### flow/config.mk
export PLATFORM = sky130hd
export DESIGN_NAME = AHB2CAN_top
export DESIGN_NICKNAME = AHB2CAN_top
export VERILOG_FILES = /design/flow/design.v
export SDC_FILE = /design/flow/constraint.sdc
export NUM_CORES = 4
export LEC_CHECK = 0
export ABC_AREA = 1
export CAP_MARGIN = 20
export CORE_MARGIN = 2
export CORE_UTILIZATION = 72
export CTS_CLUSTER_DIAMETER = 400
export PLACE_DENSITY = 0.39
export SLEW_MARGIN = 20
### flow/constraint.sdc
create_clock -name core_clock -period 4.94 [get_ports {HCLK}]
set_input_delay 0.9880 -clock core_clock [delete_from_list [all_inputs] [get_ports {HCLK}]]
set_output_delay 0.9880 -clock core_clock [all_outputs]
set_load 0.01 [all_outputs]
### flow/design.v
`timescale 1ns/10ps
module flex_counter
  #(
    parameter NUM_CNT_BITS = 4
    )
  (
   input wire 			   clk,
   input wire 			   n_rst,
   input wire 			   clear,
   input wire 			   count_enable,
   input wire [(NUM_CNT_BITS-1):0] rollover_val,
   output reg [(NUM_CNT_BITS-1):0] count_out,
   output reg 			   rollover_flag
   );
   reg [(NUM_CNT_BITS-1):0] temp_count_out;
   reg 			    temp_rollover_flag;
   always_ff @ (posedge clk, negedge n_rst)
     begin
	if (n_rst == 1'b0)  
	  begin
	     count_out <= '0;
	     rollover_flag <= 1'b0;
	  end
	else
	  begin
	     count_out <= temp_count_out;
	     rollover_flag <= temp_rollover_flag;
	  end
     end  
   always_comb				 
     begin
	temp_count_out = count_out;
	if (clear == 1'b1)
	  begin
	     temp_count_out = '0;
	  end
	else
	  begin
	     if (count_enable == 1'b1)
	       begin
		  temp_count_out = temp_count_out + 1'b1;
		  if (temp_count_out > rollover_val)
		    begin
		       temp_count_out = 1'b1;
		    end
	       end
	  end  
     end  
   always_comb				 
     begin
	temp_rollover_flag = rollover_flag;
	if (clear == 1'b1)
	  begin
	     temp_rollover_flag = 1'b0;
	  end
	else
	  begin
	     if (temp_count_out == rollover_val)
	       begin
		  temp_rollover_flag = 1'b1;
	       end
	     else
	       begin
		  temp_rollover_flag = 1'b0;
	       end
	  end  
     end  
endmodule  
module flex_pts_sr
  #(
    parameter NUM_BITS =4,
    parameter SHIFT_MSB = 1'b1
    )
   (
    input wire 		      clk, n_rst, shift_enable, load_enable,
    input wire [NUM_BITS-1:0] parallel_in,
    output reg 		      serial_out
    );
   reg [NUM_BITS-1:0] 	      parallel;
   reg [NUM_BITS-1:0] 	      parallel_nxt;
   reg 			      serial;
   reg 			      x;
   always_comb
     begin
	if(load_enable)
	  begin
	     parallel_nxt = parallel_in;
	     serial_out = parallel_nxt[NUM_BITS - 1];
	  end
	else
	  begin
	     if(shift_enable)
	       begin
		  if(SHIFT_MSB ==1 )begin
		     parallel_nxt = {parallel[NUM_BITS-2:0],1'b1};
		     serial_out = parallel[NUM_BITS-2];
		  end
		  else
		    begin
		       parallel_nxt= {1'b1,parallel[NUM_BITS-1:1]};
		       serial_out = parallel[0];
		    end
	       end
	     else
	       begin
		  parallel_nxt = parallel;
		  serial_out = 1;
	       end  
	  end
     end  
   always_ff @(posedge clk, negedge n_rst)
     begin
	if(n_rst == 0 )
	  begin
	     parallel <= '1;
	  end
	else
	  begin
	     parallel<= parallel_nxt;
	  end
     end  
   endmodule
`timescale 1ns/10ps
module flex_stp_sr
  #(
    parameter NUM_BITS = 4,
    parameter SHIFT_MSB = 1
    )
  (
   input wire clk,
   input wire n_rst,
   input wire shift_enable,
   input wire serial_in,
   output reg [(NUM_BITS-1):0] parallel_out
   );
   integer 		       i;
   always_ff @ (posedge clk, negedge n_rst)
     begin
	if (n_rst == 1'b0)
	  begin
	     for (i = 0; i < NUM_BITS; i = i + 1)
	       begin
		  parallel_out[i] <= 1;
	       end
	  end
	else
	  begin
             if (shift_enable == 1)
	       begin
		  if (SHIFT_MSB == 1)
		    begin
		       for (i = (NUM_BITS - 1); i > 0; i = i - 1)
			 begin
			    parallel_out[i] <= parallel_out[i - 1];
			 end
		       parallel_out[0] <= serial_in;
		    end
		  else
		    begin
		       for (i = 0; i < (NUM_BITS - 1); i = i + 1)
			 begin
			    parallel_out[i] <= parallel_out[i + 1];
			 end
		       parallel_out[NUM_BITS - 1] <= serial_in;
		    end
	       end  
	  end  
     end  
endmodule  
module tx_sr
  (
   input 	clk,
   input 	n_rst,
   input 	tx_enable,
   input 	load_enable,
   input [31:0] tx_data,
   output reg 	tx_out
   );
   flex_pts_sr #(32, 1) TX_SR
     (
      .clk(clk),
      .n_rst(n_rst),
      .shift_enable(tx_enable),
      .load_enable(load_enable),
      .parallel_in(tx_data),
      .serial_out(tx_out)
      );
endmodule  
module rx_sr
  (
   input 	     clk,
   input 	     n_rst,
   input 	     rx_enable,
   input wire 	     can_bus_data,
   output reg [31:0] rx_data
   );
   flex_stp_sr #(32, 1) RX_SR
     (
      .clk(clk),
      .n_rst(n_rst),
      .shift_enable(rx_enable),
      .serial_in(can_bus_data),
      .parallel_out(rx_data)
      );
endmodule  
module can_crc
  (
   input wire	     data,
   input wire	     crc_en,
   input wire	     clk,
   input wire 	     n_rst,
   output reg [14:0] crc_out
   );
   wire 	 crc_next;
   wire [14:0] 	 crc_temp;
   assign crc_temp = {crc_out[13:0],data};
   always_ff @ (posedge clk, negedge n_rst)
     begin
	if (n_rst == 1'b0)
	  begin
	     crc_out <= '0;
	  end
	else if (crc_en)
	  begin	 
	       crc_out <= crc_temp ^ 15'b0100010110011001;
	  end
     end  
endmodule  
`timescale 1ns / 10ps
module arbitration
  #(localparam [10:0] id = 11'b10101010000)
  (
   input wire clk,
   input wire n_rst,
   input wire rxd,
   input wire arbitration_start,
   output reg win,
   output reg loose 	     
   );
   reg 		     clear;
   wire     count_enable;
   reg 	[3:0]	     count_out;
   reg 		     rollover_flag;
   reg 		     tracking;
   assign count_enable = (arbitration_start && !tracking);
   flex_counter FLEX_COUNTER 
   (
    .clk(clk),
    .n_rst(n_rst),
    .clear(clear),
    .count_enable(count_enable),
    .rollover_val(4'b1010),
    .count_out(count_out),
    .rollover_flag(rollover_flag)
    );
   reg 		     winph;
   reg 		     looseph;
   reg 		     trackingph;
always_comb
  begin
     winph = win;
     looseph = loose;
     trackingph = tracking;
     clear = 0;
     if(arbitration_start)
       begin
     if(id[10-count_out] != rxd && tracking ==0)  
       begin
	  if(id[10-count_out] == 1) 
	    begin
	       trackingph = 1;
	       looseph = 1;
	       clear = 1;
	    end
	  else if(rxd == 1)
	    begin
	       trackingph = 1;
	       winph = 1;
	       clear = 1;
	    end
       end
     if(tracking ==1)
       begin
	  winph = 0;
	  looseph = 0;
	  clear = 1;
       end
       end  
     else
       begin
	  trackingph = 0;
       end  
  end
   always_ff @ (posedge clk, negedge n_rst)
     begin
	if(n_rst == 0)
	  begin
	     win <=0;
	     loose<=0;
	     tracking<=0;
	  end
	else
	  begin
	     win<=winph;
	     loose<=looseph;
	     tracking<=trackingph;
	  end  
     end  
endmodule  
`timescale 1ns / 10ps
module acceptance_filter
  (
   input wire 	clk,
   input wire 	n_rst,
   input wire 	enable,
   input wire 	rxd ,
   input [14:0] crc_calculated,
   output wire 	correct  
   );
   reg 		     clear;
   reg     count_enable;
   reg 	[3:0]	     count_out;
   reg 		     rollover_flag;
   reg 		     tracking;
   flex_counter FLEX_COUNTER 
   (
    .clk(clk),
    .n_rst(n_rst),
    .clear(clear),
    .count_enable(count_enable),
    .rollover_val(4'b1110),
    .count_out(count_out),
    .rollover_flag(rollover_flag)
    );
   reg 		     correctph;
   reg 		     trackingph;
   reg 		     correct1;
   assign correct = (count_out == 14 && correct1);
always_comb
  begin
     trackingph = tracking;
     correctph = 1;
     clear = 0;
     count_enable = 1;
     if(tracking) 
       correctph = 0;
     if(enable && tracking==0)  
       begin
	  clear = 0;
	  correctph = 1;
	  if(crc_calculated[14-count_out] !=rxd)
	    begin
	       correctph = 0;
	       trackingph =1;	       
	    end
       end
     if(!enable)
       begin
	  trackingph = 0;
	  count_enable = 0;
	  clear = 1;
       end
  end  
   always_ff @ (posedge clk, negedge n_rst)
     begin
	if(n_rst == 0)
	  begin
	     tracking<=0;
	     correct1<= 0;
	  end
	else
	  begin
	     correct1 <= correctph;
	     tracking<=trackingph;
	  end  
     end  
endmodule  
`timescale 1ns / 10ps
module can_register
  (
   input wire 	     clk,
   input wire 	     n_rst,
   input wire [31:0] command,
   input wire 	     rxd,
   output reg 	     txd, 
   output reg 	     write_fifo,
   output reg 	     read_fifo,
   output reg [31:0] send_data
   );
   typedef enum      bit [2:0] {SOF, ARBITRATION, CONTROL, DATA, CRC, ACK, EOF} stateType;
   stateType state;
   stateType next_state;
   reg [31:0] 	     rx_data;
   reg 		     rx_enable;
   reg 		     win_lose;
   reg 		     arbitration_start;
   reg 		     crc_enable;
   reg [14:0] 	     crc;
   reg 		     af_enable;
   reg 		     correct;
   reg 		     load_enable;
   reg [31:0] 	     send_data_to_tx;
    reg 		     tx_enable;
   reg [5:0] 	     num_bits;
   reg 		     clear;
   reg 		     count_enable;
   reg [5:0] 	     count_out;
   reg 		     rollover_flag;
   reg [5:0] 	     rollover_val;
 reg [31:0] send_dataph;
   reg [31:0] 	     temp_rx_data;
   wire 		     store_data;
   assign store_data = (state == CRC && count_out == 0);
   always_ff @ (negedge clk)
     begin
	if (n_rst == 1'b0)
	  begin
	     temp_rx_data <= '0;
	  end
	else
	  begin
	     if( store_data)
	       temp_rx_data   <=rx_data;
	  end  
     end  
   reg 	WRITE_CANph;
   reg 	WRITE_CAN;
   acceptance_filter ACCEPT
     (
      .clk(clk),
      .n_rst(n_rst),
      .rxd(rxd),
      .crc_calculated(crc),
      .correct(correct),
      .enable(af_enable)
      );
   wire data_for_crc;
   assign data_for_crc = (WRITE_CAN)? txd : rxd;
   can_crc CRC_module
     (
      .data(data_for_crc),
      .crc_en(crc_enable),
      .clk(clk),
      .n_rst(n_rst),
      .crc_out(crc)
      );
   flex_counter #(6) FLEX_COUNTER
   (
    .clk(clk),
    .n_rst(n_rst),
    .clear(clear),
    .count_enable(count_enable),
    .rollover_val(rollover_val),
    .count_out(count_out),
    .rollover_flag(rollover_flag)
    );
   tx_sr TX_SR
     (
      .clk(clk),
      .n_rst(n_rst),
      .tx_enable(tx_enable),
      .load_enable(load_enable),
      .tx_data(send_data_to_tx),
      .tx_out(txd)
      );
   rx_sr RX_SR
     (
      .clk(clk),
      .n_rst(n_rst),
      .rx_enable(rx_enable),
      .can_bus_data(rxd),
      .rx_data(rx_data)
      );
   arbitration ARBITRATION_module
     (
      .clk(clk),
      .n_rst(n_rst),
      .rxd(rxd),
      .arbitration_start(arbitration_start),
      .win(win),
      .loose(loose)
      );
   wire [31:0]	data_stored_commandph;
   reg 	[31:0]data_stored_command;
   reg 	      sync1; 
   reg 	      sync2;
   reg 	      sync;
   wire       sync_final;
   assign sync_final = (sync1 || sync2);
   assign data_stored_commandph = (sync2) ? command : data_stored_command;
   always_ff @ (posedge clk, negedge n_rst)
     begin
	if (n_rst == 1'b0)
	  begin
	     sync1 <= 0;
	     sync2<=0;
	     state <= SOF;
		send_data <= '0;
	     WRITE_CAN<= 1;
	  end
	else
	  begin
	     sync1<= sync;
	     sync2<= sync1;
	     send_data<= send_dataph;
	     WRITE_CAN<= WRITE_CANph;
	     state <= next_state;
	  end
     end  
   always_ff @( negedge clk)
     begin
	if(n_rst == 1'b0)
	  data_stored_command<= '1;
	else
	  data_stored_command<= data_stored_commandph;
       end
   always_comb
     begin
	next_state = state;
	case(state)
	  SOF:
	    begin
		 next_state = ARBITRATION;
	    end
	  ARBITRATION:
	    begin
	       if (count_out == 10)
		 next_state = CONTROL;
	       else
		 next_state = ARBITRATION;
	    end
	  CONTROL:
	    begin
	       if (count_out == 7)
		 next_state = DATA;
	       else
		 next_state = CONTROL;
	    end
	  DATA:
	    begin
	       if (count_out == 31)
		 next_state = CRC;
	       else
		 next_state = DATA;   
	    end
	  CRC:
	    begin
	       if (count_out == 14)
		 next_state = ACK;
	       else
		 next_state = CRC;
	    end
	  ACK:
	    begin
		 next_state = EOF;
	    end
	  EOF:
	    begin
		 next_state = SOF;
	    end
	endcase  
     end  
   always_comb
     begin
	load_enable = 1'b0;
	send_data_to_tx = '0;
	arbitration_start = 1'b0;
	clear = 1'b0;
	count_enable = 1'b0;
	rollover_val = '0;
	tx_enable = 1'b1;
	rx_enable = 1'b1;
	crc_enable = 1'b0;
	read_fifo = 1'b0;
	write_fifo = 1'b0;
	af_enable = 1'b0;
	WRITE_CANph = WRITE_CAN;
	sync = 0;
	send_dataph = send_data;
	case(state)
	  SOF:
	    begin
	       count_enable = 1'b1;
	       rollover_val = 1;
	       if (count_out == 0)
		 begin
		    load_enable = 1'b1;
		    tx_enable = 1'b1;
		    rx_enable = 1'b1;
		    count_enable = 1'b0;
		    clear = 1'b1;
		 end
	    end  
	  ARBITRATION:
	    begin
	       count_enable = 1'b1;
	       rollover_val = 10;
	       tx_enable = 1;
	       rx_enable = 1;
	       arbitration_start = 1'b1;
	       if (count_out == 0)
		 begin
		    load_enable = 1'b1;
		    tx_enable = 1'b1;
		    rx_enable = 1'b1;
		    send_data_to_tx = { 31'b0101010000000000000000000000000};
		 end
	       else if (count_out != 10)
		   begin
		      if (win)
			begin
			   count_enable = 1'b1;
			   clear = 1'b0;
			   read_fifo = 1'b1;
			   WRITE_CANph = 1;
			   sync = 1;
			end
		      else if (loose)
			begin
			   count_enable = 1'b1;
			   clear = 1'b0;
			   WRITE_CANph = 0;			   
			end
		      else
			begin
			   tx_enable = 1'b1;
			   rx_enable = 1'b1;
			   clear = 1'b0;
			end
		   end
		 else
		   begin
		      count_enable = 1'b0;
		      clear = 1'b1;
		   end
	    end  
	  CONTROL:
	    begin
		send_dataph = '0;	
	       count_enable = 1'b1;
	       rollover_val = 7;
	       if (count_out == 0)
		 begin
		    load_enable = 1'b1;
		    tx_enable = 1'b1;
		    rx_enable = 1'b1;
		    send_data_to_tx = { 31'b00100000000000000000000000000000};
		 end
	       else
		 begin
		    if (count_out != 7)
		      begin
			 tx_enable = 1'b1;
			 rx_enable = 1'b1;
			 send_data_to_tx = {31'b00100000000000000000000000000000};
		      end
		    else
		      begin
			 read_fifo = 1'b0;
			 count_enable = 1'b0;
			 clear = 1'b1;
		      end
		 end  
	    end  
	  DATA:
	    begin	  
	       count_enable = 1'b1;
	       rollover_val = 31;
	       crc_enable = 1'b1;
	        if (count_out == 0)
		 begin
		    load_enable = 1'b1;
		    tx_enable = 1'b1;
		    rx_enable = 1'b1;
		    send_data_to_tx = data_stored_command;
		 end
	       else
		 begin
		    if (count_out != 31)
		      begin
			 tx_enable = 1'b1;
			 rx_enable = 1'b1;
		      end
		    else
		      begin
			 count_enable = 1'b0;
			 clear = 1'b1;
		      end
		 end  
	    end  
	  CRC:
	    begin
	       count_enable = 1'b1;
	       rollover_val = 14;
	       send_data_to_tx = crc<<17;
	       if(count_out >= 1)
		  af_enable = 1'b1;
	       if (count_out == 0)
		 begin
		    load_enable = 1'b1;
		    tx_enable = 1'b1;
		    rx_enable = 1'b1;
		 end
	       else
		 begin
		    if (count_out != 14)
		      begin
			 tx_enable = 1'b1;
			 rx_enable = 1'b1;
		      end
		    else
		      begin
			 tx_enable = 1;
			 count_enable = 1'b0;
			 clear = 1'b1;
		      end  
		 end  
	    end  
	  ACK:
	    begin
	       af_enable = 1'b0;
	       count_enable = 1'b1;
	       rollover_val = 1;
	       if (count_out == 0)
		 begin
		    load_enable = 1'b1;
		    tx_enable = 1'b1;
		    rx_enable = 1'b1;
		    count_enable = 1'b0;
		    clear = 1'b1;
		    if (correct == 1'b1)
		      begin
			 send_data_to_tx = 8'h00000000;
			 send_dataph = temp_rx_data;
			 write_fifo = 1'b1;
		      end
		    else
		      send_data_to_tx = 8'h00;
		 end
	    end  
	  EOF:
	    begin
	       count_enable = 1'b1;
	       rollover_val = 1;
	       if (count_out == 0)
		 begin
		    load_enable = 1'b1;
		    tx_enable = 1'b1;
		    rx_enable = 1'b1;
		    send_data_to_tx = '0;
		    count_enable = 1'b0;
		    clear = 1'b1;
		 end
	    end  
	endcase  
     end  
endmodule  
module Sensor_FIFO_storage
(
	input wire write_clk,
	input wire read_clk,
	input wire n_rst,
	input wire write_command,
	input wire read_command,
	input wire [31:0] write_data,
	output reg fifo_full,
	output reg fifo_empty,
	output reg [31:0] read_data
);
reg write_enable;
reg read_enable;
reg [3:0] write_pointer;
reg [3:0] read_pointer;
logic FIFO_write;
reg read_clear, read_corner_clear;
reg write_clear, write_corner_clear;
reg [7:0][31:0] data;
flex_counter #(4) READ_COUNTER (.clk(read_clk), .n_rst(n_rst), .count_enable(read_enable), .rollover_val(4'd8), .count_out(read_pointer), .clear(read_clear | read_corner_clear));
flex_counter #(4) WRITE_COUNTER (.clk(write_clk), .n_rst(n_rst), .count_enable(write_enable), .rollover_val(4'd8), .count_out(write_pointer), .clear(write_clear | write_corner_clear));
always_comb begin
	write_enable = 0;
	if(write_command) begin
		if(!fifo_full | (fifo_full && ((write_pointer + 1) == read_pointer)))		 
			write_enable = 1;
		else
			write_enable = 0;
	end
end
always_comb begin
	read_enable = 0;
	if(read_command) begin
		if(!fifo_empty)
			read_enable = 1;
		else
			read_enable = 0;
	end
end
always_ff @(posedge write_clk) begin
	if(n_rst == 0) begin
		data[0] <= 32'h0;		 
		data[1] <= 32'h0;
		data[2] <= 32'h0;
		data[3] <= 32'h0;
		data[4] <= 32'h0;
		data[5] <= 32'h0;
		data[6] <= 32'h0;
		data[7] <= 32'h0;
	end
	else begin
		if(FIFO_write && !write_pointer[3])	 
			data[write_pointer[2:0]] <= write_data;
	end
end
always_comb begin
	fifo_empty = 0;
	read_corner_clear = 0;
	write_corner_clear = 0;
	if((read_pointer == write_pointer)) begin
		fifo_empty = 1;
		if(read_pointer != 0) begin
			read_corner_clear = 1;
			write_corner_clear = 1;
		end
	end
end
always_comb begin
	fifo_full = 0;
	if((write_pointer == 4'd8 && read_pointer == 0) || ((write_pointer + 1) == read_pointer))
		fifo_full = 1;
end
assign FIFO_write = !fifo_full;
always_comb begin
	read_clear = 0;
	write_clear = 0;
	if(write_pointer == 4'd8 && read_pointer != 4'd0)	 
		write_clear = 1;
	if(read_pointer == 4'd8)
		read_clear = 1;
end
always_comb begin
	if(fifo_empty || read_pointer[3])	 
		read_data = 0;
	else
		read_data = data[read_pointer[2:0]];
end
endmodule 
module Command_FIFO_storage
(
	input wire write_clk,
	input wire read_clk,
	input wire n_rst,
	input wire write_command,
	input wire read_command,
	input wire [31:0] write_data,
	output reg fifo_full,
	output reg fifo_empty,
	output reg [31:0] read_data
);
reg write_enable;
reg read_enable;
reg [3:0] write_pointer;
reg [3:0] read_pointer;
logic FIFO_write;
reg read_clear, read_corner_clear;
reg write_clear, write_corner_clear;
reg [7:0][31:0] data;
flex_counter #(4) READ_COUNTER (.clk(read_clk), .n_rst(n_rst), .count_enable(read_enable), .rollover_val(4'd8), .count_out(read_pointer), .clear(read_clear | read_corner_clear));
flex_counter #(4) WRITE_COUNTER (.clk(write_clk), .n_rst(n_rst), .count_enable(write_enable), .rollover_val(4'd8), .count_out(write_pointer), .clear(write_clear | write_corner_clear));
always_comb begin
	write_enable = 0;
	if(write_command) begin
		if(!fifo_full | (fifo_full && ((write_pointer + 1) == read_pointer)))	 
			write_enable = 1;
		else
			write_enable = 0;
	end
end
always_comb begin
	read_enable = 0;
	if(read_command) begin
		if(!fifo_empty)
			read_enable = 1;
		else
			read_enable = 0;
	end
end
always_ff @(posedge write_clk) begin
	if(n_rst == 0) begin		 
		data[0] <= 32'h0;
		data[1] <= 32'h0;
		data[2] <= 32'h0;
		data[3] <= 32'h0;
		data[4] <= 32'h0;
		data[5] <= 32'h0;
		data[6] <= 32'h0;
		data[7] <= 32'h0;
	end
	else begin	
		if(FIFO_write && !write_pointer[3])	 
			data[write_pointer[2:0]] <= write_data;
	end
end
always_comb begin
	fifo_empty = 0;
	read_corner_clear = 0;
	write_corner_clear = 0;
	if((read_pointer == write_pointer)) begin
		fifo_empty = 1;
		if(read_pointer != 0) begin
			read_corner_clear = 1;
			write_corner_clear = 1;
		end
	end
end
always_comb begin
	fifo_full = 0;
	if((write_pointer == 4'd8 && read_pointer == 0) || ((write_pointer + 1) == read_pointer))
		fifo_full = 1;
end
assign FIFO_write = !fifo_full;
always_comb begin
	read_clear = 0;
	write_clear = 0;
	if(write_pointer == 4'd8 && read_pointer != 4'd0)	 
		write_clear = 1;
	if(read_pointer == 4'd8)
		read_clear = 1;
end
always_comb begin
	if(fifo_empty || read_pointer[3])	 
		read_data = 0;
	else
		read_data = data[read_pointer[2:0]];
end
endmodule 
module Control_Unit
(
	input clk, n_rst,
	input logic [15:0] command_data, address,
	input logic renable, wenable,
	input logic [2:0] data_size, burst_size,
	output logic [31:0] sensor_data,
	output logic slave_wait,
	input logic sensor_fifo_full, sensor_fifo_empty,
	output logic sensor_read, sensor_write,
	input logic command_fifo_full, command_fifo_empty,
	output logic command_read, command_write,
	input logic [31:0] command_rdata, sensor_rdata,
	output logic [31:0] command_wdata, sensor_wdata,
	input logic [31:0] rx_data,
	input logic read_fifo,
	input logic write_fifo,
	output logic [31:0] tx_data
);
localparam CAN_BUS_READY = 1'b1;
localparam CAN_BUS_BUSY = 1'b0;
typedef enum bit [3:0] {IDLE, CHECK_SENSOR_FIFO, CHECK_COMMAND_FIFO, READ_SENSOR, WRITE_SENSOR, READ_COMMAND, WRITE_COMMAND, NO_SENSOR_DATA, NO_COMMAND_DATA, COMMAND_FULL, WAIT_STATE} stateType;
stateType state, next_state, current, next;
always_ff @ (posedge clk, negedge n_rst) begin
	if(n_rst == 1'b0) begin
		state <= IDLE;
		current <= IDLE;
	end
	else begin
		current <= next;
		state <= next_state;
	end
end
always_comb begin
	tx_data = 32'hFFFFFFFF;
	command_read = 0;
	command_write = 0;
	sensor_read = 0;
	sensor_write = 0;
	sensor_data = 32'h0;
	slave_wait = 1;
	command_wdata = 32'h0;
	sensor_wdata = 32'h0;
	next_state = state;
	next = current;
	case(state) 
		IDLE: begin
			if(write_fifo)
				next_state = WRITE_SENSOR;
			else if(read_fifo)
				next_state = CHECK_COMMAND_FIFO;
			else begin
				next_state = IDLE;
				slave_wait = 1;
			end
		end
		CHECK_COMMAND_FIFO: begin
			slave_wait = 0;
			if(command_fifo_empty)
				next_state = NO_COMMAND_DATA;
			else
				next_state = READ_COMMAND;
		end
		NO_COMMAND_DATA: begin
			next_state = IDLE;
			command_read = 0;
			slave_wait = 0;
		end
		READ_COMMAND: begin
			command_read = 1;
			tx_data = command_rdata;
			next_state = WAIT_STATE;
		end
		WRITE_SENSOR: begin
			sensor_write = 1;
			sensor_wdata = rx_data;
			next_state = WAIT_STATE;
		end
		WAIT_STATE: begin
			if(!read_fifo)
				next_state = IDLE;
			else
				next_state = WAIT_STATE;
			slave_wait = 0;
		end
	endcase
	case(current)
		IDLE: begin
			slave_wait = 0;
			if(wenable)
				next = CHECK_COMMAND_FIFO;
			else if(renable)
				next = CHECK_SENSOR_FIFO;
			else
				next = IDLE;
		end
		CHECK_COMMAND_FIFO: begin
			if(command_fifo_full) begin
				slave_wait = 1;
				next = COMMAND_FULL;
			end
			else
				next = WRITE_COMMAND;
		end
		CHECK_SENSOR_FIFO: begin
			if(sensor_fifo_empty) begin
				slave_wait = 1;
				next = NO_SENSOR_DATA;
			end
			else 
				next = READ_SENSOR;
		end
		COMMAND_FULL: begin
			command_write = 0;
			slave_wait = 1;
			if(renable)
				next = CHECK_SENSOR_FIFO;
			else
				next = IDLE;
		end
		WRITE_COMMAND: begin
			command_write = 1;
			command_wdata = {address, command_data};
			if(renable)
				next = CHECK_SENSOR_FIFO;
			else
				next = IDLE;
			slave_wait = 1;
		end
		NO_SENSOR_DATA: begin
			sensor_read = 0;
			slave_wait = 1;
			if(wenable)
				next = CHECK_COMMAND_FIFO;
			else
				next = IDLE;
		end
		READ_SENSOR: begin
			sensor_read = 1;
			slave_wait = 1;
			sensor_data = sensor_rdata;
			if(wenable)
				next = CHECK_COMMAND_FIFO;
			else
				next = IDLE;
		end	
	endcase
end
endmodule 
module AHB_Slave
#(
	parameter BASE_ADDRESS = 32'h0,
	parameter NUMBER_OF_ADDRESSES = 32		 
)
(
	input logic HCLK, HRESETn, HWRITE, HSEL,
	input logic [31:0] HADDR, HWDATA,
	input logic [1:0] HTRANS,
	input logic [2:0] HBURST, HSIZE,
	output logic [31:0] HRDATA,
	output logic HRESP, HREADYOUT,
	input logic [31:0] sensor_data,
	input logic slave_wait,
	output logic [15:0] command_data, address,
	output logic renable, wenable,
	output logic [2:0] data_size, burst_size
);
localparam ADDRESS_MAX = BASE_ADDRESS + NUMBER_OF_ADDRESSES - 1;
localparam IDLE_TRANS = 2'b00;		 
localparam BUSY_TRANS = 2'b01;		 
localparam NONSEQ_TRANS = 2'b10;	 
localparam SEQ_TRANS = 2'b11;		 
localparam SINGLE_BURST = 3'b000;
localparam INCR_BURST = 3'b001;
localparam WRAP4_BURST = 3'b010;
localparam INCR4_BURST = 3'b011;
localparam WRAP8_BURST = 3'b100;
localparam INCR8_BURST = 3'b101;
localparam WRAP16_BURST = 3'b110;
localparam INCR16_BURST = 3'b111;
localparam SLAVE_OKAY = 1'b0;
localparam SLAVE_ERROR = 1'b1;
localparam SLAVE_READY = 1'b1;
localparam SLAVE_NOTREADY = 1'b0;
typedef enum bit [2:0] {IDLE, READ, WRITE, FIRST_ERROR, SECOND_ERROR} stateType;
stateType state, next_state;
logic [4:0] burst_counter;  
always_ff @ (posedge HCLK, negedge HRESETn) begin
	if(HRESETn == 0) begin
		state <= IDLE;
		burst_counter <= 0;
	end
	else begin
		state <= next_state;
		if(HTRANS == NONSEQ_TRANS)	 
			burst_counter <= 1;
		else if(HTRANS == SEQ_TRANS)
			burst_counter <= burst_counter + 1;
		else
			burst_counter <= burst_counter;
	end
end
always_comb begin
	next_state = state;
	case(state)
		IDLE: begin		 
			if(HSEL) begin
				if((HADDR[14:0] > ADDRESS_MAX) || (HTRANS != NONSEQ_TRANS))
					next_state = FIRST_ERROR;
				else if(HWRITE)
					next_state = WRITE;
				else 
					next_state = READ;
			end
			else
				next_state = IDLE;
		end
		READ: begin
			if(HTRANS == BUSY_TRANS)		 
				next_state = READ;
			else if(HSEL) begin
				if(HADDR[14:0] > ADDRESS_MAX)
					next_state = FIRST_ERROR;
				else if(HSEL && HWRITE && HTRANS == NONSEQ_TRANS)
					next_state = WRITE;
				else if(HSEL && ~HWRITE)
					next_state = READ;
				else
					next_state = FIRST_ERROR;
			end
			else
				next_state = IDLE;
		end
		WRITE: begin			 
			if(HTRANS == BUSY_TRANS)
				next_state = WRITE;
			else if(HSEL) begin
				if(HADDR[14:0] > ADDRESS_MAX)
					next_state = FIRST_ERROR;
				else if(HSEL && ~HWRITE && HTRANS == NONSEQ_TRANS)
					next_state = READ;
				else if(HSEL && HWRITE)
					next_state = WRITE;
				else
					next_state = FIRST_ERROR;
			end
			else
				next_state = IDLE;
		end
		FIRST_ERROR: begin			 
			next_state = SECOND_ERROR;
		end
		SECOND_ERROR: begin
			next_state = IDLE;
		end
	endcase
end
assign HRESP = ((state == FIRST_ERROR) || (state == SECOND_ERROR))? SLAVE_ERROR : SLAVE_OKAY;
assign HRDATA = sensor_data;
assign command_data = HWDATA[15:0];
assign HREADYOUT = ((state == FIRST_ERROR)? 1'b0 : ((state == SECOND_ERROR)? 1'b0 : ~slave_wait));
assign address = {HADDR[31], HADDR[14:0]};
assign burst_size = HBURST;
assign data_size = HSIZE;
assign renable = (state == READ && HTRANS != BUSY_TRANS);
assign wenable = (state == WRITE && HTRANS != BUSY_TRANS);
endmodule 
module AHB2CAN_top
(
	input logic HCLK, HRESETn, HWRITE, HSEL,
	input logic [31:0] HADDR, HWDATA,
	input logic [1:0] HTRANS,
	input logic [2:0] HBURST, HSIZE,
	output logic [31:0] HRDATA,
	output logic HRESP, HREADYOUT,
	input logic rx_data,
	output logic tx_data
);
reg [31:0] sensor_data;
reg [15:0] address, command_data;
reg slave_wait, renable, wenable;
reg [2:0] data_size, burst_size;
reg sensor_fifo_full, sensor_fifo_empty, sensor_read, sensor_write, command_fifo_full, command_fifo_empty, command_read, command_write;
reg [31:0] command_rdata, sensor_rdata, command_wdata, sensor_wdata;
reg read_fifo, write_fifo;
reg [31:0] CAN_rx_data, CAN_tx_data;
AHB_Slave AHBS (.HCLK(HCLK), 
		.HRESETn(HRESETn), 
		.HWRITE(HWRITE),
		.HSEL(HSEL),
		.HADDR(HADDR),
		.HWDATA(HWDATA),
		.HTRANS(HTRANS),
		.HBURST(HBURST),
		.HSIZE(HSIZE),
		.HRDATA(HRDATA),
		.HRESP(HRESP),
		.HREADYOUT(HREADYOUT),
		.sensor_data(sensor_data),
		.address(address),
		.command_data(command_data),
		.slave_wait(slave_wait),
		.renable(renable),
		.wenable(wenable),
		.data_size(data_size),
		.burst_size(burst_size)
);
Control_Unit CU(.clk(HCLK),
		.n_rst(HRESETn),
		.command_data(command_data),
		.address(address),
		.renable(renable),
		.wenable(wenable),
		.data_size(data_size),
		.burst_size(burst_size),
		.sensor_data(sensor_data),
		.slave_wait(slave_wait),
		.sensor_fifo_full(sensor_fifo_full),
		.sensor_fifo_empty(sensor_fifo_empty),
		.command_fifo_full(command_fifo_full),
		.command_fifo_empty(command_fifo_empty),
		.sensor_read(sensor_read),
		.sensor_write(sensor_write),
		.command_read(command_read),
		.command_write(command_write),
		.command_rdata(command_rdata),
		.command_wdata(command_wdata),
		.sensor_rdata(sensor_rdata),
		.sensor_wdata(sensor_wdata),
		.rx_data(CAN_rx_data),
		.read_fifo(read_fifo),
		.write_fifo(write_fifo),
		.tx_data(CAN_tx_data)
);
Sensor_FIFO_storage SFIFO      (.write_clk(HCLK),
				.read_clk(HCLK),
				.n_rst(HRESETn),
				.write_command(sensor_write),
				.read_command(sensor_read),
				.write_data(sensor_wdata),
				.fifo_full(sensor_fifo_full),
				.fifo_empty(sensor_fifo_empty),
				.read_data(sensor_rdata)
);
Command_FIFO_storage CFIFO     (.write_clk(HCLK),
				.read_clk(HCLK),
				.n_rst(HRESETn),
				.write_command(command_write),
				.read_command(command_read),
				.write_data(command_wdata),
				.fifo_full(command_fifo_full),
				.fifo_empty(command_fifo_empty),
				.read_data(command_rdata)
);
can_register CANbus    (.clk(HCLK),
			.n_rst(HRESETn),
			.command(CAN_tx_data),
			.rxd(rx_data),
			.txd(tx_data),
			.write_fifo(write_fifo),
			.read_fifo(read_fifo),
			.send_data(CAN_rx_data)
);
endmodule 		 
### flow/run.sh
#!/bin/bash
# the make line also repeats each setting of config.mk as NAME=value (left out here)
make -C /OpenROAD-flow-scripts/flow DESIGN_CONFIG=/design/flow/config.mk WORK_HOME=/design/flow/orfs CLKGATE_MAP_FILE= finish
==> flow_metrics.py, run 1 <==
# Generated from Yosys and OpenROAD reports
metrics = {
    "worst_setup_path": {
        "max_stage_delay_ns": 0.35,
        "start_kind": "register",
        "cp_num_cells": 5,
        "cp_common_cell": "nand2_2",
        "rr_startpoint": "CFIFO.READ_COUNTER.count_out[1]",
        "r2r-end": "CANbus.data_stored_command[27]",
        "cp_max_fo": 2,
        "critPathArrivalTime_ns": 3.97,
        "crit_path_end_kind": "primary output",
        "worstPathRequired_ns": 3.95,
        "worst-r2r-cell-count": 10,
        "path_buffers": 1,
        "critical_path_class": "reg2out",
        "crit_start": "CANbus.data_stored_command[31]",
        "r2r_slack_ns": 0.24,
        "cp_cell_sequence": "nand3_2 > nand2_1 > nand2_2 > nand2_2 > buf_6",
        "crit_family": "flip-flops",
        "cpMaxStageDelayCell": "dfxtp_2",
        "worstSetupEndpoint": "tx_data",
    },
    "grt": {
        "grt_pass1_wl_mm": 218,
        "globalRouteTotalUtil_pct": 44.0,
        "grt_max_degree": 212,
        "overflow": 0,
        "antenna_found_initial": 0,
        "first_global_vias": 42400,
    },
    "power": {
        "p_leak_nw": 17.2,
        "intPower_mw": 9.89,
        "combPwrFrac_pct": 1.5,
        "p_per_area_nw_per_um2": 278,
        "pg_clk_mw": 6.51,
        "p_sw_share_pct": 22.8,
        "p_switching_mw": 2.92,
        "clkPwrFrac_pct": 50.8,
        "power_leader": "clock",
        "p_seq_share_pct": 47.6,
        "p_seq_mw": 6.10,
        "ir_drop_v": 0.000297,
        "p_comb_uw": 195,
        "p_total_mw": 12.8,
    },
    "floorplan": {
        "fp.dieArea_um2": 61100,
        "pin_count": 112,
        "fp_util_pct": 72.6,
        "die_w_um": 247,
        "core_um2": 58700,
        "num_rows": 89,
        "die_h_um": 247,
    },
    "synthesis": {
        "async_flop_share_pct": 23.1,
        "ys_sh_xor_pct": 0.450,
        "edf_count": 0,
        "synth_flops": 749,
        "ys_seq_share_pct": 37.5,
        "netlist_area_um2": 42600,
        "ys_chip_area_um2": 42600,
        "top_cells_by_area": "dfxtp_1 (27%), nand2_1 (16%), a21oi_1 (10%)",
        "ys_sh_mux_pct": 0,
        "top_logic_kind": "simple AND/OR/NAND/NOR gates",
        "synthTopCellsByCount": "nand2_1 (1835), nor2_1 (939), a21oi_1 (890), dfxtp_1 (576), nand3_1 (460)",
        "yosys_warnings": 15,
        "synth-simple-area-share_pct": 32.7,
        "avgSynthCellArea_um2": 6.33,
        "ff_type": "dfxtp_1",
        "fa_ha_area_share_pct": 0.970,
        "ys_cells": 6729,
        "synth_top_cell_by_count": "nand2_1",
        "yosysTopAreaCell": "dfxtp_1",
        "fp_nets": 6839,
        "yosysTopAreaCellShare_pct": 27.1,
        "synthCells": 6729,
        "synthAoiAreaFrac_pct": 18.9,
        "ys_types": 49,
    },
    "sta": {
        "hold_violations": 0,
        "rsz0062_at_grt": "true",
        "fin_worst_skew_ns": 0.0576,
        "setup_violations": 1,
        "worstMarginPinSlew_ns": 1.24,
        "relSlewSlack_pct": 17.0,
        "slew_violations": 0,
        "setup_slack_ns": -0.0200,
        "whs_ns": 0.290,
    },
    "detailed_routing": {
        "first_iter_violations": 6101,
        "via_count": 46000,
        "routed_wl_mm": 138,
        "drc": 0,
        "drtAntennaViolNets": 0,
        "vias_per_cell": 6.26,
        "wl_per_cell_um": 18.8,
        "drt_first_pass_iters": 11,
    },
    "status": {
        "outcome": "complete, but fails checks",
        "so_faults": "setup timing",
    },
    "clock_network": {
        "cts.sinks": 749,
        "cts_root_buffer": "clkbuf_16",
        "htreeDepth": 3,
        "clock_path_buffers": 3,
        "cts.reportedPaths.clkPinSlew_ns": 0.07,
        "cts_tree": "built",
        "cts_inserted_buffers": 81,
        "cts_hold_buf": 0,
        "clock_latency_ns": 0.68,
    },
    "run": {
        "warnings": 154,
        "drv_cap": 0,
    },
    "placement": {
        "dp_cells": 7133,
        "io_buffer_count": 73,
        "dp_hpwl_mm": 75.8,
        "gp_congestion": 0.888,
        "preCtsSetupSlack_ns": 0.275,
    },
    "final_layout": {
        "layout.nets": 6618,
        "syn_to_final_growth_pct": 8.41,
        "stdcell_count": 7349,
    },
    "min_path": {
        "hp-class": "in2async",
    },
}
-- routing by layer --
metal  vias up  share of wire, %  GRT usage (%)
met3       702                12           8.58
met4         2               7.7           31.1
met5         -             0.030              0
met2      3125                44           70.3
met1     20700                36           53.4
li1      21500                 -              -
-- through the flow --
step	instance area (um^2)	util, %	setup TNS (ns)
floorplan	42600	-	0
global placement	43100	73.5	0
detailed placement	43100	73.5	0
CTS	46100	78.6	0
global route	46200	78.6	-0.0502
finish	46200	78.7	-0.0200
-- cell type report --
cell class                      count  area [um^2]
Sequential cell                   749        16000
Clock buffer                      111         2460
Antenna cell                        1         2.50
Timing Repair Buffer              198         1870
Fill cell                        4561        12500
Tap cell                          773          967
Clock inverter                    103          536
Inverter                          435         1660
Multi-Input combinational cell   4979        22700
-- repair_timing --
action,in CTS,in global routing
gates resized,7,5
pin swaps,0,1
endpoints found under the setup margin,1,7
buffers inserted,0,1
==> run 2: changes to the inputs <==
ABC_AREA = not set   (was 1)
CELL_PAD_IN_SITES_DETAIL_PLACEMENT = 0   (was not set)
CELL_PAD_IN_SITES_GLOBAL_PLACEMENT = 0   (was not set)
CORE_UTILIZATION = 59   (was 72)
CTS_CLUSTER_DIAMETER = not set   (was 400)
CTS_CLUSTER_SIZE = 29   (was not set)
MAX_ROUTING_LAYER = met4   (was not set)
PLACE_DENSITY = not set   (was 0.39)
PLACE_DENSITY_LB_ADDON = 0.14   (was not set)
clock period = 14.7 ns   (was 4.94 ns; I/O delays follow)
==> flow_metrics.py, run 2 <==
# Generated from Yosys and OpenROAD reports
metrics = {
    "grt": {
        "first_global_vias": 23400,
        "antenna_found_initial": 1,
        "overflow": 0,
        "globalRouteTotalUtil_pct": 30.9,
        "grt_pass1_wl_mm": 130,
        "grt_max_degree": 164,
    },
    "clock_network": {
        "clock_latency_ns": 0.67,
        "cts_root_buffer": "clkbuf_16",
        "postCtsSetupRepairBufs": 0,
        "cts_inserted_buffers": 78,
        "cts_resized": 0,
        "cts_hold_buf": 0,
        "cts.reportedPaths.clkPinSlew_ns": 0.06,
        "clock_path_buffers": 3,
        "cts_tree": "built",
        "cts.sinks": 749,
        "htreeDepth": 3,
    },
    "worst_setup_path": {
        "cpMaxStageDelayCell": "clkdlybuf4s50_1",
        "rr_startpoint": "CFIFO.READ_COUNTER.count_out[0]",
        "crit_path_end_kind": "primary output",
        "r2r-end": "CANbus.data_stored_command[10]",
        "cp_cell_sequence": "a22oi_1 > o21ai_0 > clkdlybuf4s50_1",
        "max_stage_delay_ns": 0.60,
        "cp_num_cells": 3,
        "worst-r2r-cell-count": 5,
        "worstPathRequired_ns": 11.76,
        "r2r_slack_ns": 4.41,
        "start_kind": "register",
        "crit_family": "buffers and inverters",
        "crit_start": "CANbus.data_stored_command[31]",
        "critPathArrivalTime_ns": 9.38,
        "path_buffers": 1,
        "cp_max_fo": 2,
        "critical_path_class": "reg2out",
        "worstSetupEndpoint": "tx_data",
    },
    "status": {
        "outcome": "timing/DRC/antenna clean",
    },
    "floorplan": {
        "fp.dieArea_um2": 54600,
        "die_w_um": 234,
        "fp_util_pct": 59.4,
        "pin_count": 112,
        "die_h_um": 234,
        "core_um2": 52300,
        "num_rows": 84,
    },
    "synthesis": {
        "top_logic_kind": "AND-OR/OR-AND gates",
        "edf_count": 0,
        "async_flop_share_pct": 23.1,
        "avgSynthCellArea_um2": 11.1,
        "synthCells": 2802,
        "ff_type": "dfxtp_1",
        "netlist_area_um2": 31100,
        "fa_ha_area_share_pct": 1.33,
        "synth_top_cell_by_count": "dfxtp_1",
        "ys_sh_mux_pct": 12.0,
        "ys_chip_area_um2": 31100,
        "synth-simple-area-share_pct": 8.57,
        "ys_cells": 2802,
        "ys_types": 72,
        "yosys_warnings": 15,
        "yosysTopAreaCellShare_pct": 37.1,
        "fp_nets": 2912,
        "synthTopCellsByCount": "dfxtp_1 (576), nand2_1 (285), a32o_1 (256), clkbuf_1 (212), a22o_1 (187)",
        "synth_flops": 749,
        "top_cells_by_area": "dfxtp_1 (37%), mux4_2 (9.5%), dfrtp_1 (8.4%)",
        "synthAoiAreaFrac_pct": 21.4,
        "ys_seq_share_pct": 51.2,
        "ys_sh_xor_pct": 0.744,
        "yosysTopAreaCell": "dfxtp_1",
    },
    "detailed_routing": {
        "vias_per_cell": 6.67,
        "drt_first_pass_iters": 5,
        "routed_wl_mm": 81.2,
        "first_iter_violations": 2138,
        "drc": 0,
        "via_count": 23300,
        "wl_per_cell_um": 23.2,
        "drtAntennaViolNets": 0,
    },
    "sta": {
        "rsz0062_at_grt": "false",
        "hold_violations": 0,
        "setup_violations": 0,
        "setup_slack_ns": 2.38,
        "fin_worst_skew_ns": 0.0516,
        "worstMarginPinSlew_ns": 1.12,
        "relSlewSlack_pct": 25.4,
        "setup_tns_ns": 0,
        "whs_ns": 0.349,
        "slew_violations": 0,
    },
    "power": {
        "p_comb_uw": 79.3,
        "p_seq_mw": 2.05,
        "power_leader": "clock",
        "p_per_area_nw_per_um2": 120,
        "intPower_mw": 3.24,
        "p_leak_nw": 12.7,
        "pg_clk_mw": 2.06,
        "ir_drop_v": 0.000109,
        "p_switching_uw": 942,
        "p_seq_share_pct": 49.0,
        "combPwrFrac_pct": 1.9,
        "p_sw_share_pct": 22.5,
        "clkPwrFrac_pct": 49.1,
    },
    "final_layout": {
        "fillers": 4051,
        "stdcell_count": 3502,
        "comb_area_um2": 13900,
        "regArea_um2": 16000,
        "layout.nets": 2857,
        "finalInstanceArea_um2": 34800,
        "syn_to_final_growth_pct": 11.9,
    },
    "run": {
        "drv_cap": 0,
        "warnings": 148,
    },
    "placement": {
        "gp_congestion": 0.839,
        "io_buffer_count": 73,
        "dp_hpwl_mm": 44.5,
        "preCtsSetupSlack_ns": 2.48,
        "dp_cells": 3291,
        "place_area_um2": 31900,
    },
    "min_path": {
        "hp-class": "reg2reg",
        "whs_endpoint": "CANbus.RX_SR.RX_SR.parallel_out[10]",
        "hold_start": "CANbus.RX_SR.RX_SR.parallel_out[9]",
        "worstHoldPathCells": 0,
    },
}
run 2: through the flow:
step	power, mW	utilization (%)
after floorplan	2.16	-
after global placement	2.19	61.0
after detailed placement	2.20	61.0
after CTS	4.20	66.4
after global routing	4.31	66.5
final	4.19	66.5
run 2: cell type report:
type                    count  area share [%]
flip-flops and latches    749            45.8
multi-input cells        1691            39.9
clock buffers             109            6.41
repair buffers            118            3.16
well taps                 688            2.47
clock inverters           101            1.76
inverters                  45           0.492
diodes                      1         0.00719
run 2: metal layers:
layer	global-route usage (%)	wire length (um)	up-vias	share of wire, %
met5	-	0	-	0
met1	39.0	33500	11900	41
li1	-	-	10500	-
met3	4.11	5230	150	6.4
met4	9.59	1900	0	2.3
met2	51.9	40600	854	50
==> run 3: changes to the inputs <==
ABC_AREA = 1   (was not set)
CELL_PAD_IN_SITES_DETAIL_PLACEMENT = not set   (was 0)
CELL_PAD_IN_SITES_GLOBAL_PLACEMENT = 3   (was 0)
CORE_ASPECT_RATIO = 0.95   (was not set)
CORE_MARGIN = 8   (was 2)
CORE_UTILIZATION = 40   (was 59)
CTS_CLUSTER_SIZE = 65   (was 29)
GPL_TIMING_DRIVEN = 0   (was not set)
MAX_ROUTING_LAYER = not set   (was met4)
MIN_ROUTING_LAYER = met1   (was not set)
PLACE_DENSITY_LB_ADDON = not set   (was 0.14)
SLEW_MARGIN = 0   (was 20)
TNS_END_PERCENT = 50   (was not set)
clock period = 10.0 ns   (was 14.7 ns; I/O delays follow)
==> flow_metrics.py, run 3 <==
# Auto-generated metrics
metrics = {
    "floorplan": {
        "fp_util_pct": 40.4,
        "fp.dieArea_um2": 117000,
        "core_um2": 106000,
        "die_w_um": 351,
        "die_h_um": 334,
        "num_rows": 116,
    },
    "synthesis": {
        "yosys_warnings": 15,
        "top_logic_kind": "simple AND/OR/NAND/NOR gates",
        "edf_count": 0,
        "avgSynthCellArea_um2": 6.33,
        "top_cells_by_area": "dfxtp_1 (27%), nand2_1 (16%), a21oi_1 (10%)",
        "ys_seq_share_pct": 37.5,
        "synthTopCellsByCount": "nand2_1 (1835), nor2_1 (939), a21oi_1 (890), dfxtp_1 (576), nand3_1 (460)",
        "synth-simple-area-share_pct": 32.7,
        "synth_flops": 749,
        "synthCells": 6729,
        "ys_sh_xor_pct": 0.450,
        "fa_ha_area_share_pct": 0.970,
        "ys_chip_area_um2": 42600,
        "ys_cells": 6729,
        "synth_top_cell_by_count": "nand2_1",
        "ys_types": 49,
        "fp_nets": 6839,
        "synthAoiAreaFrac_pct": 18.9,
        "netlist_area_um2": 42600,
        "yosysTopAreaCellShare_pct": 27.1,
        "ys_sh_mux_pct": 0,
        "ff_type": "dfxtp_1",
        "async_flop_share_pct": 23.1,
        "yosysTopAreaCell": "dfxtp_1",
    },
    "status": {
        "lastStage": "global placement without I/O (3_1_place_gp_skip_io)",
        "outcome": "aborted with a tool error",
        "error_line": "[ERROR GPL-0301] Utilization 101.289 % exceeds 100%.",
    },
}
==> run 4: changes to the inputs <==
ABC_AREA = not set   (was 1)
CELL_PAD_IN_SITES_DETAIL_PLACEMENT = 2   (was not set)
CELL_PAD_IN_SITES_GLOBAL_PLACEMENT = 2   (was 3)
CORE_ASPECT_RATIO = not set   (was 0.95)
CORE_MARGIN = 2   (was 8)
CORE_UTILIZATION = 55   (was 40)
CTS_CLUSTER_SIZE = not set   (was 65)
GPL_TIMING_DRIVEN = not set   (was 0)
MAX_ROUTING_LAYER = met5   (was not set)
MIN_ROUTING_LAYER = not set   (was met1)
PLACE_DENSITY = 0.77   (was not set)
SETUP_SLACK_MARGIN = 1.4   (was not set)
SLEW_MARGIN = 40   (was 0)
TNS_END_PERCENT = not set   (was 50)
clock period = 7.16 ns   (was 10.0 ns; I/O delays follow)
==> flow_metrics.py, run 4 <==
# Auto-generated metrics
metrics = {
    "floorplan": {
        "die_h_um": 242,
        "fp.dieArea_um2": 58500,
        "pin_count": 112,
        "fp_util_pct": 55.4,
        "core_um2": 56200,
        "num_rows": 87,
        "die_w_um": 242,
    },
    "placement": {
        "io_buffer_count": 73,
        "dp_hpwl_mm": 68.5,
        "gp_congestion": 0.782,
        "preCtsSetupSlack_ns": 0.566,
    },
    "synthesis": {
        "top_cells_by_area": "dfxtp_1 (37%), mux4_2 (9.5%), dfrtp_1 (8.4%)",
        "ys_cells": 2802,
        "top_logic_kind": "AND-OR/OR-AND gates",
        "synthCells": 2802,
        "ys_sh_xor_pct": 0.744,
        "synth-simple-area-share_pct": 8.57,
        "ff_type": "dfxtp_1",
        "synthTopCellsByCount": "dfxtp_1 (576), nand2_1 (285), a32o_1 (256), clkbuf_1 (212), a22o_1 (187)",
        "ys_sh_mux_pct": 12.0,
        "async_flop_share_pct": 23.1,
        "edf_count": 0,
        "fa_ha_area_share_pct": 1.33,
        "ys_seq_share_pct": 51.2,
        "synth_flops": 749,
        "yosysTopAreaCell": "dfxtp_1",
        "avgSynthCellArea_um2": 11.1,
        "ys_chip_area_um2": 31100,
        "synth_top_cell_by_count": "dfxtp_1",
        "synthAoiAreaFrac_pct": 21.4,
        "ys_types": 72,
        "netlist_area_um2": 31100,
        "fp_nets": 2912,
        "yosys_warnings": 15,
        "yosysTopAreaCellShare_pct": 37.1,
    },
    "status": {
        "outcome": "aborted with a tool error",
        "lastStage": "clock tree synthesis (4_1_cts)",
        "error_line": "[ERROR DPL-0033] detailed placement checks failed during check placement.",
    },
}
run 4: through the flow:
| stage | hold WS [ns] | power, mW | instance area (um^2) | utilization, % | std cells |
|---|---|---|---|---|---|
| 2_1_floorplan | 0.331 | 4.43 | 31100 | - | 2802 |
| 3_3_place_gp | 0.350 | 4.52 | 32100 | 57.2 | 3368 |
| 3_5_place_dp | 0.350 | 4.53 | 32200 | 57.4 | 3372 |
==> run 5: changes to the inputs <==
CELL_PAD_IN_SITES_DETAIL_PLACEMENT = not set   (was 2)
CELL_PAD_IN_SITES_GLOBAL_PLACEMENT = 1   (was 2)
CORE_MARGIN = 9   (was 2)
CORE_UTILIZATION = 40   (was 55)
MAX_ROUTING_LAYER = not set   (was met5)
PLACE_DENSITY = not set   (was 0.77)
SETUP_SLACK_MARGIN = not set   (was 1.4)
SLEW_MARGIN = 25   (was 40)
clock period = 10.0 ns   (was 7.16 ns; I/O delays follow)
==> flow_metrics.py, run 5 <==
# Generated from Yosys and OpenROAD reports
metrics = {
    "power": {
        "p_seq_share_pct": 46.6,
        "p_comb_uw": 127,
        "clkPwrFrac_pct": 51.5,
        "intPower_mw": 5.00,
        "power_leader": "clock",
        "combPwrFrac_pct": 2.0,
        "pg_clk_mw": 3.33,
        "p_per_area_nw_per_um2": 181,
        "p_seq_mw": 3.01,
        "p_leak_nw": 12.9,
        "p_sw_share_pct": 22.8,
        "p_total_mw": 6.47,
        "ir_drop_v": 0.000128,
        "p_switching_mw": 1.47,
    },
    "worst_setup_path": {
        "crit_path_end_kind": "primary output",
        "rr_startpoint": "CFIFO.READ_COUNTER.count_out[0]",
        "critPathArrivalTime_ns": 7.10,
        "cp_max_fo": 2,
        "cpMaxStageDelayCell": "clkdlybuf4s50_1",
        "worstPathRequired_ns": 8.00,
        "path_buffers": 1,
        "crit_start": "CANbus.data_stored_command[31]",
        "r2r-end": "CANbus.data_stored_command[0]",
        "crit_family": "buffers and inverters",
        "start_kind": "register",
        "worstSetupEndpoint": "tx_data",
        "cp_cell_sequence": "a22oi_1 > o21ai_0 > clkdlybuf4s50_1",
        "r2r_slack_ns": 2.20,
        "worst-r2r-cell-count": 5,
        "cp_num_cells": 3,
        "critical_path_class": "reg2out",
        "max_stage_delay_ns": 0.65,
    },
    "synthesis": {
        "synth-simple-area-share_pct": 8.57,
        "netlist_area_um2": 31100,
        "top_cells_by_area": "dfxtp_1 (37%), mux4_2 (9.5%), dfrtp_1 (8.4%)",
        "ys_types": 72,
        "ys_chip_area_um2": 31100,
        "ys_sh_mux_pct": 12.0,
        "synth_top_cell_by_count": "dfxtp_1",
        "synthAoiAreaFrac_pct": 21.4,
        "ys_sh_xor_pct": 0.744,
        "ff_type": "dfxtp_1",
        "async_flop_share_pct": 23.1,
        "fa_ha_area_share_pct": 1.33,
        "synthCells": 2802,
        "edf_count": 0,
        "yosys_warnings": 15,
        "ys_cells": 2802,
        "yosysTopAreaCellShare_pct": 37.1,
        "avgSynthCellArea_um2": 11.1,
        "top_logic_kind": "AND-OR/OR-AND gates",
        "synthTopCellsByCount": "dfxtp_1 (576), nand2_1 (285), a32o_1 (256), clkbuf_1 (212), a22o_1 (187)",
        "fp_nets": 2912,
        "synth_flops": 749,
        "ys_seq_share_pct": 51.2,
        "yosysTopAreaCell": "dfxtp_1",
    },
    "clock_network": {
        "cts_root_buffer": "clkbuf_16",
        "clock_path_buffers": 3,
        "cts_resized": 0,
        "cts_tree": "built",
        "postCtsSetupRepairBufs": 0,
        "cts.sinks": 749,
        "cts_hold_buf": 0,
        "htreeDepth": 3,
        "cts_inserted_buffers": 84,
        "clock_latency_ns": 0.66,
        "cts.reportedPaths.clkPinSlew_ns": 0.06,
    },
    "floorplan": {
        "pin_count": 112,
        "die_w_um": 297,
        "fp_util_pct": 40.7,
        "core_um2": 76500,
        "die_h_um": 297,
        "num_rows": 101,
        "fp.dieArea_um2": 88100,
    },
    "final_layout": {
        "fillers": 7064,
        "layout.nets": 2876,
        "syn_to_final_growth_pct": 14.7,
        "stdcell_count": 3868,
    },
    "grt": {
        "globalRouteTotalUtil_pct": 20.5,
        "grt_max_degree": 81,
        "overflow": 0,
        "grt_pass1_wl_mm": 145,
        "antenna_found_initial": 2,
        "first_global_vias": 24000,
    },
    "placement": {
        "dp_hpwl_mm": 50.3,
        "gp_congestion": 0.752,
        "preCtsSetupSlack_ns": 1.47,
        "io_buffer_count": 73,
        "dp_cells": 3647,
    },
    "min_path": {
        "hold_start": "CANbus.sync1",
        "hp-class": "reg2reg",
        "worstHoldPathCells": 0,
        "whs_endpoint": "CANbus.sync2",
    },
    "detailed_routing": {
        "drtAntennaViolNets": 0,
        "drt_first_pass_iters": 5,
        "via_count": 23100,
        "drc": 0,
        "wl_per_cell_um": 23.9,
        "vias_per_cell": 5.98,
        "first_iter_violations": 1402,
        "routed_wl_mm": 92.3,
    },
    "run": {
        "drv_cap": 0,
        "warnings": 144,
    },
    "sta": {
        "hold_violations": 0,
        "worstMarginPinSlew_ns": 1.02,
        "rsz0062_at_grt": "false",
        "setup_violations": 0,
        "whs_ns": 0.346,
        "slew_violations": 0,
        "setup_tns_ns": 0,
        "setup_slack_ns": 0.903,
        "fin_worst_skew_ns": 0.0381,
        "relSlewSlack_pct": 32.3,
    },
    "status": {
        "outcome": "timing/DRC/antenna clean",
    },
}
## run 5: cell type report
type,count,area [um^2],area share [%]
sequential,749,16000,44.7
clock inverter,108,716,2.01
antenna,1,2.50,0.00701
timing repair buffer,131,1180,3.32
inverter,45,171,0.480
tap,1030,1290,3.61
multi-input combinational,1691,13900,38.9
clock buffer,113,2470,6.93
## run 5: stage by stage
step | instance area (um^2) | util [%]
after CTS | 35700 | 46.7
after detailed placement | 32500 | 42.5
final | 35700 | 46.7
after floorplan | 31100 | -
after global placement | 32500 | 42.5
after global routing | 35700 | 46.7
## run 5: metal layers
layer	vias to the layer above	routed length, um	track usage, %
li1	10500	-	-
met1	11900	38900	25.2
met2	595	47000	36.7
met3	158	4080	2.93
met4	2	2320	6.25
met5	-	13	0
==> run 6: changes to the inputs <==
CAP_MARGIN = 40   (was 20)
CELL_PAD_IN_SITES_DETAIL_PLACEMENT = 0   (was not set)
CELL_PAD_IN_SITES_GLOBAL_PLACEMENT = 0   (was 1)
CORE_MARGIN = 2   (was 9)
CORE_UTILIZATION = 72   (was 40)
CTS_CLUSTER_DIAMETER = 348   (was not set)
CTS_CLUSTER_SIZE = 15   (was not set)
MAX_ROUTING_LAYER = met4   (was not set)
PLACE_DENSITY_LB_ADDON = 0.02   (was not set)
SETUP_SLACK_MARGIN = 1.41   (was not set)
SLEW_MARGIN = 20   (was 25)
TNS_END_PERCENT = 5   (was not set)
clock period = 4.94 ns   (was 10.0 ns; I/O delays follow)
==> flow_metrics.py, run 6 <==
# Generated from Yosys and OpenROAD reports
metrics = {
    "power": {
        "p_seq_share_pct": 56.1,
        "p_seq_mw": 6.09,
        "intPower_mw": 8.39,
        "clkPwrFrac_pct": 41.5,
        "combPwrFrac_pct": 2.3,
        "p_total_mw": 10.9,
        "p_sw_share_pct": 22.7,
        "ir_drop_v": 0.000304,
        "p_switching_mw": 2.46,
        "pg_clk_mw": 4.51,
        "power_leader": "sequential cells",
        "p_leak_nw": 12.7,
        "p_per_area_nw_per_um2": 312,
        "p_comb_uw": 251,
    },
    "worst_setup_path": {
        "r2r-end": "CANbus.data_stored_command[18]",
        "critical_path_class": "reg2out",
        "cp_cell_sequence": "a22oi_2 > o21ai_2 > buf_2",
        "path_buffers": 1,
        "cp_max_fo": 2,
        "crit_family": "flip-flops",
        "start_kind": "register",
        "cpMaxStageDelayCell": "dfxtp_2",
        "worstPathRequired_ns": 3.95,
        "r2r_slack_ns": 0.51,
        "crit_path_end_kind": "primary output",
        "rr_startpoint": "CFIFO.READ_COUNTER.count_out[0]",
        "max_stage_delay_ns": 0.31,
        "cp_num_cells": 3,
        "critPathArrivalTime_ns": 3.91,
        "crit_start": "CANbus.data_stored_command[31]",
        "worst-r2r-cell-count": 7,
        "worstSetupEndpoint": "tx_data",
    },
    "detailed_routing": {
        "first_iter_violations": 2828,
        "drc": 0,
        "via_count": 24300,
        "drt_first_pass_iters": 6,
        "drtAntennaViolNets": 0,
        "routed_wl_mm": 84.1,
        "vias_per_cell": 7.07,
        "wl_per_cell_um": 24.5,
    },
    "synthesis": {
        "synth_top_cell_by_count": "dfxtp_1",
        "edf_count": 0,
        "ys_sh_mux_pct": 12.0,
        "netlist_area_um2": 31100,
        "async_flop_share_pct": 23.1,
        "ys_chip_area_um2": 31100,
        "yosysTopAreaCell": "dfxtp_1",
        "synth_flops": 749,
        "ys_types": 72,
        "yosys_warnings": 15,
        "fa_ha_area_share_pct": 1.33,
        "ys_cells": 2802,
        "top_logic_kind": "AND-OR/OR-AND gates",
        "synthTopCellsByCount": "dfxtp_1 (576), nand2_1 (285), a32o_1 (256), clkbuf_1 (212), a22o_1 (187)",
        "fp_nets": 2912,
        "avgSynthCellArea_um2": 11.1,
        "synth-simple-area-share_pct": 8.57,
        "yosysTopAreaCellShare_pct": 37.1,
        "top_cells_by_area": "dfxtp_1 (37%), mux4_2 (9.5%), dfrtp_1 (8.4%)",
        "ys_seq_share_pct": 51.2,
        "synthAoiAreaFrac_pct": 21.4,
        "ff_type": "dfxtp_1",
        "ys_sh_xor_pct": 0.744,
        "synthCells": 2802,
    },
    "final_layout": {
        "layout.nets": 2910,
        "stdcell_count": 3433,
        "fillers": 2541,
        "syn_to_final_growth_pct": 11.9,
    },
    "sta": {
        "setup_slack_ns": 0.0467,
        "rsz0062_at_grt": "true",
        "fin_worst_skew_ns": 0.0510,
        "whs_ns": 0.351,
        "slew_violations": 0,
        "setup_violations": 0,
        "relSlewSlack_pct": 44.8,
        "worstMarginPinSlew_ns": 0.825,
        "hold_violations": 0,
    },
    "status": {
        "outcome": "timing/DRC/antenna clean",
    },
    "clock_network": {
        "cts_root_buffer": "clkbuf_16",
        "cts.reportedPaths.clkPinSlew_ns": 0.07,
        "cts.sinks": 749,
        "cts_tree": "built",
        "htreeDepth": 2,
        "clock_path_buffers": 3,
        "cts_inserted_buffers": 55,
        "cts_hold_buf": 0,
        "clock_latency_ns": 0.66,
    },
    "grt": {
        "antenna_found_initial": 2,
        "grt_pass1_wl_mm": 132,
        "first_global_vias": 24700,
        "overflow": 0,
        "grt_max_degree": 152,
        "globalRouteTotalUtil_pct": 38.5,
    },
    "floorplan": {
        "die_w_um": 212,
        "die_h_um": 212,
        "core_um2": 42900,
        "num_rows": 76,
        "fp_util_pct": 72.5,
        "pin_count": 112,
        "fp.dieArea_um2": 44900,
    },
    "min_path": {
        "whs_endpoint": "CANbus.sync2",
        "worstHoldPathCells": 0,
        "hp-class": "reg2reg",
        "hold_start": "CANbus.sync1",
    },
    "placement": {
        "io_buffer_count": 73,
        "dp_hpwl_mm": 44.5,
        "preCtsSetupSlack_ns": 0.240,
        "gp_congestion": 0.828,
        "dp_cells": 3214,
    },
    "run": {
        "drv_cap": 0,
        "warnings": 153,
    },
}
==> run 6: timing repair <==
item                                    4_1_cts  5_1_grt
cloned                                        4        3
buffers inserted                             33        7
endpoints found under the setup margin       98      144
gates resized                                26       20
pin swaps                                     6        5
==> run 6: layout make-up <==
cell class                 instances  area, um^2  share of cell area [%]
tap                              585         732                    2.10
clock buffer                     103        1610                    4.62
timing repair buffer             194        2130                    6.12
antenna                            2        5.00                  0.0144
clock inverter                    64         240                   0.690
sequential                       749       16000                    45.9
inverter                          45         175                   0.503
multi-input combinational       1691       14000                    40.1
==> run 6: per-layer routing <==
metal | GRT usage [%] | up-vias | share of wire (%)
li1 | - | 10600 | -
met3 | 5.59 | 330 | 8.8
met4 | 20.1 | 0 | 4.9
met5 | - | - | 0
met1 | 45.8 | 12100 | 37
met2 | 64.0 | 1333 | 49
==> run 6: metrics by stage <==
stage	instance area [um^2]	utilization, %	TNS (ns)
floorplan	31300	-	0
global placement	32100	74.8	0
detailed placement	32200	75.0	0
CTS	34500	80.4	0
global route	34800	81.2	-0.00933
finish	34800	81.2	0
No activity file was given, so power comes from the tool's default toggle rates.
